== run A ==
// UART_FIFO
module UART_FIFO(
    input clk,
    input reset,
    input [7:0] data_in,
    input data_valid,
    output [7:0] data_out
    );
make LEC_CHECK=0 CAP_MARGIN=20 CORE_MARGIN=2 CORE_UTILIZATION=40 CTS_CLUSTER_SIZE=11 HOLD_SLACK_MARGIN=-0.02 SLEW_MARGIN=15 finish   # period 20.0 ns
run.sh (not shown) runs the stock make flow with config.mk's settings and CLKGATE_MAP_FILE=.
## Diff of input files: run E against run A
# run A
export LEC_CHECK = 0
export CAP_MARGIN = 20
export CORE_MARGIN = 2
export CORE_UTILIZATION = 40
export CTS_CLUSTER_SIZE = 11
export HOLD_SLACK_MARGIN = -0.02
export SLEW_MARGIN = 15
create_clock -name core_clock -period 20.0 [get_ports {clk}]
# run E
export LEC_CHECK = 0
export CAP_MARGIN = 20
export CORE_MARGIN = 2
export CORE_UTILIZATION = 71
export CTS_CLUSTER_SIZE = 34
export SETUP_SLACK_MARGIN = 2.26
export SLEW_MARGIN = 20
create_clock -name core_clock -period 19.8 [get_ports {clk}]
- Run E finished every stage and its layout cleared the timing, DRC and antenna checks.
- Run A → run E: non-filler instance count after layout now sits lower, hold slack now sits higher, count of buffering cells on the critical path with inverters included now sits lower, sequential fraction of total cell area now sits higher, relative max-transition margin now sits lower.
- In run E, post-route clock skew is lower than in run A.
- Comparing run E and run A, the higher routed length on met2 is on run A.
- Taking run A as the reference, in run E cell area went down 1.5%, placed standard-cell area now smaller.
- Relative to run A, internal portion of total power increased by about 1.4% in run E.
- Looking at worst setup path startpoint, the reset result is from run A; the data_valid one comes from run E.

## T
Starting RTL as in the previous note.
export LEC_CHECK = 0
export CAP_MARGIN = 20
export CORE_MARGIN = 2
export CORE_UTILIZATION = 66
export CTS_CLUSTER_DIAMETER = 30
export MAX_ROUTING_LAYER = met4
export SETUP_SLACK_MARGIN = 2.26
export SLEW_MARGIN = 20
create_clock -name core_clock -period 15.5 [get_ports {clk}]
Edits applied to the flow inputs when going from T to R:
Settings: removing SETUP_SLACK_MARGIN (formerly 2.26); setting ABC_AREA to 1 for the first time; removing MAX_ROUTING_LAYER (formerly met4); removing CTS_CLUSTER_DIAMETER (formerly 30); changing CORE_UTILIZATION from 66 to 72; changing the clock period (ns, I/O delays scaled along) from 15.5 to 3.5.
Notes after the runs:
- Total power density per cell area: R vs T up about 240%
- For clock transition at the registers of the reported paths, R and T come out practically identical.
- Looking only at met3 global-route usage, and setting everything else aside, the higher value of T and R goes to R.

Starting RTL as in the previous note.
==> flow/design.v (excerpt) <==
module UART_FIFO(
    input clk,
    input reset,
    input [7:0] data_in,
    input data_valid,
    output [7:0] data_out
    );
Settings: LEC_CHECK=0, CAP_MARGIN=20, CELL_PAD_IN_SITES_DETAIL_PLACEMENT=0, CELL_PAD_IN_SITES_GLOBAL_PLACEMENT=0, CORE_ASPECT_RATIO=0.91, CORE_MARGIN=2, CORE_UTILIZATION=72, CTS_CLUSTER_DIAMETER=38, CTS_CLUSTER_SIZE=18, GPL_ROUTABILITY_DRIVEN=1, HOLD_SLACK_MARGIN=-0.08, PLACE_DENSITY_LB_ADDON=0.2, SETUP_SLACK_MARGIN=1.01, SLEW_MARGIN=15; clock period 3.43 ns.
Next try:
CELL_PAD_IN_SITES_DETAIL_PLACEMENT = unset   (was 0)
CELL_PAD_IN_SITES_GLOBAL_PLACEMENT = unset   (was 0)
CORE_ASPECT_RATIO = unset   (was 0.91)
CTS_CLUSTER_DIAMETER = unset   (was 38)
CTS_CLUSTER_SIZE = unset   (was 18)
GPL_ROUTABILITY_DRIVEN = unset   (was 1)
HOLD_SLACK_MARGIN = unset   (was -0.08)
PLACE_DENSITY_LB_ADDON = unset   (was 0.2)
SETUP_SLACK_MARGIN = 0.92   (was 1.01)
SLEW_MARGIN = 20   (was 15)
Effect:
- The changed run produced a clean layout
- power drops by about 7%
- worst hold slack degrades by 120 ps
- clock skew went down by 10 ps
- global-route usage decreases by 1.2 points
- count of clock-buffer cells in the layout went up by 10
- routed wire length went down by 8.4%
- non-clock buffer count drops by 15
- sequential power increases by about 0.8%
- final area is lower by about 3.5%
- utilization goes down by 3.5 points
- synthesized area stays the same
Next try:
CTS_CLUSTER_DIAMETER = 25   (was unset)
PLACE_DENSITY = 0.35   (was unset)
SETUP_SLACK_MARGIN = 1.02   (was 0.92)
The new run ran to the end with no violations. Global-route usage went up by 5.1 points. Register-to-register slack gains 20 ps. Fmax climbs by about 0.9%. Total power climbs by 42%. Final area goes up by about 13%. Non-clock buffer count went up by 30. Flip-flop count does not change. Clock power grows by about 110%.
Next try:
ABC_AREA = 1   (was unset)
CTS_CLUSTER_DIAMETER = unset   (was 25)
PLACE_DENSITY = unset   (was 0.35)
SETUP_SLACK_MARGIN = -0.24   (was 1.02)
Setup slack degrades by 190 ps.
Clock skew drops by 18 ps.
Design area drops by a little under a tenth.
Total power drops by a quarter to a third.

UART_FIFO again, from the RTL that the note above started with.
==> flow/config.mk <==
export PLATFORM = sky130hd
export DESIGN_NAME = UART_FIFO
export DESIGN_NICKNAME = UART_FIFO
export VERILOG_FILES = /design/flow/design.v
export SDC_FILE = /design/flow/constraint.sdc
export NUM_CORES = 4
export LEC_CHECK = 0
export ABC_AREA = 1
export CAP_MARGIN = 20
export CORE_ASPECT_RATIO = 1.45
export CORE_MARGIN = 2
export CORE_UTILIZATION = 72
export CTS_CLUSTER_DIAMETER = 363
export CTS_CLUSTER_SIZE = 16
export SETUP_SLACK_MARGIN = 1.02
export SLEW_MARGIN = 35
==> flow/constraint.sdc <==
create_clock -name core_clock -period 3.5 [get_ports {clk}]
set_input_delay 0.7000 -clock core_clock [delete_from_list [all_inputs] [get_ports {clk}]]
set_output_delay 0.7000 -clock core_clock [all_outputs]
set_load 0.01 [all_outputs]
The first run completed without violations.
Edit:
==> flow/config.mk (replaced) <==
export PLATFORM = sky130hd
export DESIGN_NAME = UART_FIFO
export DESIGN_NICKNAME = UART_FIFO
export VERILOG_FILES = /design/flow/design.v
export SDC_FILE = /design/flow/constraint.sdc
export NUM_CORES = 4
export LEC_CHECK = 0
export CAP_MARGIN = 20
export CORE_MARGIN = 2
export CORE_UTILIZATION = 16
export SLEW_MARGIN = 20
==> flow/constraint.sdc (replaced) <==
create_clock -name core_clock -period 6.18 [get_ports {clk}]
set_input_delay 1.2360 -clock core_clock [delete_from_list [all_inputs] [get_ports {clk}]]
set_output_delay 1.2360 -clock core_clock [all_outputs]
set_load 0.01 [all_outputs]
Non-clock buffer count came out lower by 16.
Flip-flop count stays the same.
Critical path depth decreases by 4.
Total power shrinks by well over a third.
Hold slack gains 27 ps.
Utilization fell by 59 points.
Edit:
--- a/flow/config.mk
+++ b/flow/config.mk
@@ -9,3 +9,5 @@
 export CORE_MARGIN = 2
-export CORE_UTILIZATION = 16
+export CORE_UTILIZATION = 72
+export PLACE_DENSITY_LB_ADDON = 0.0
+export SETUP_SLACK_MARGIN = 1.02
 export SLEW_MARGIN = 20
==> flow/constraint.sdc (replaced) <==
create_clock -name core_clock -period 3.43 [get_ports {clk}]
set_input_delay 0.6860 -clock core_clock [delete_from_list [all_inputs] [get_ports {clk}]]
set_output_delay 0.6860 -clock core_clock [all_outputs]
set_load 0.01 [all_outputs]
Clock skew is lower by 12 ps.
Critical path depth stays the same.
Setup slack got worse by 2300 ps.
Die size is lower by well over a third.
Routed wire length is higher slightly.
Register-to-register slack got worse by 2300 ps.
Power figures rest on the tool's default switching activity, not on a simulated workload.
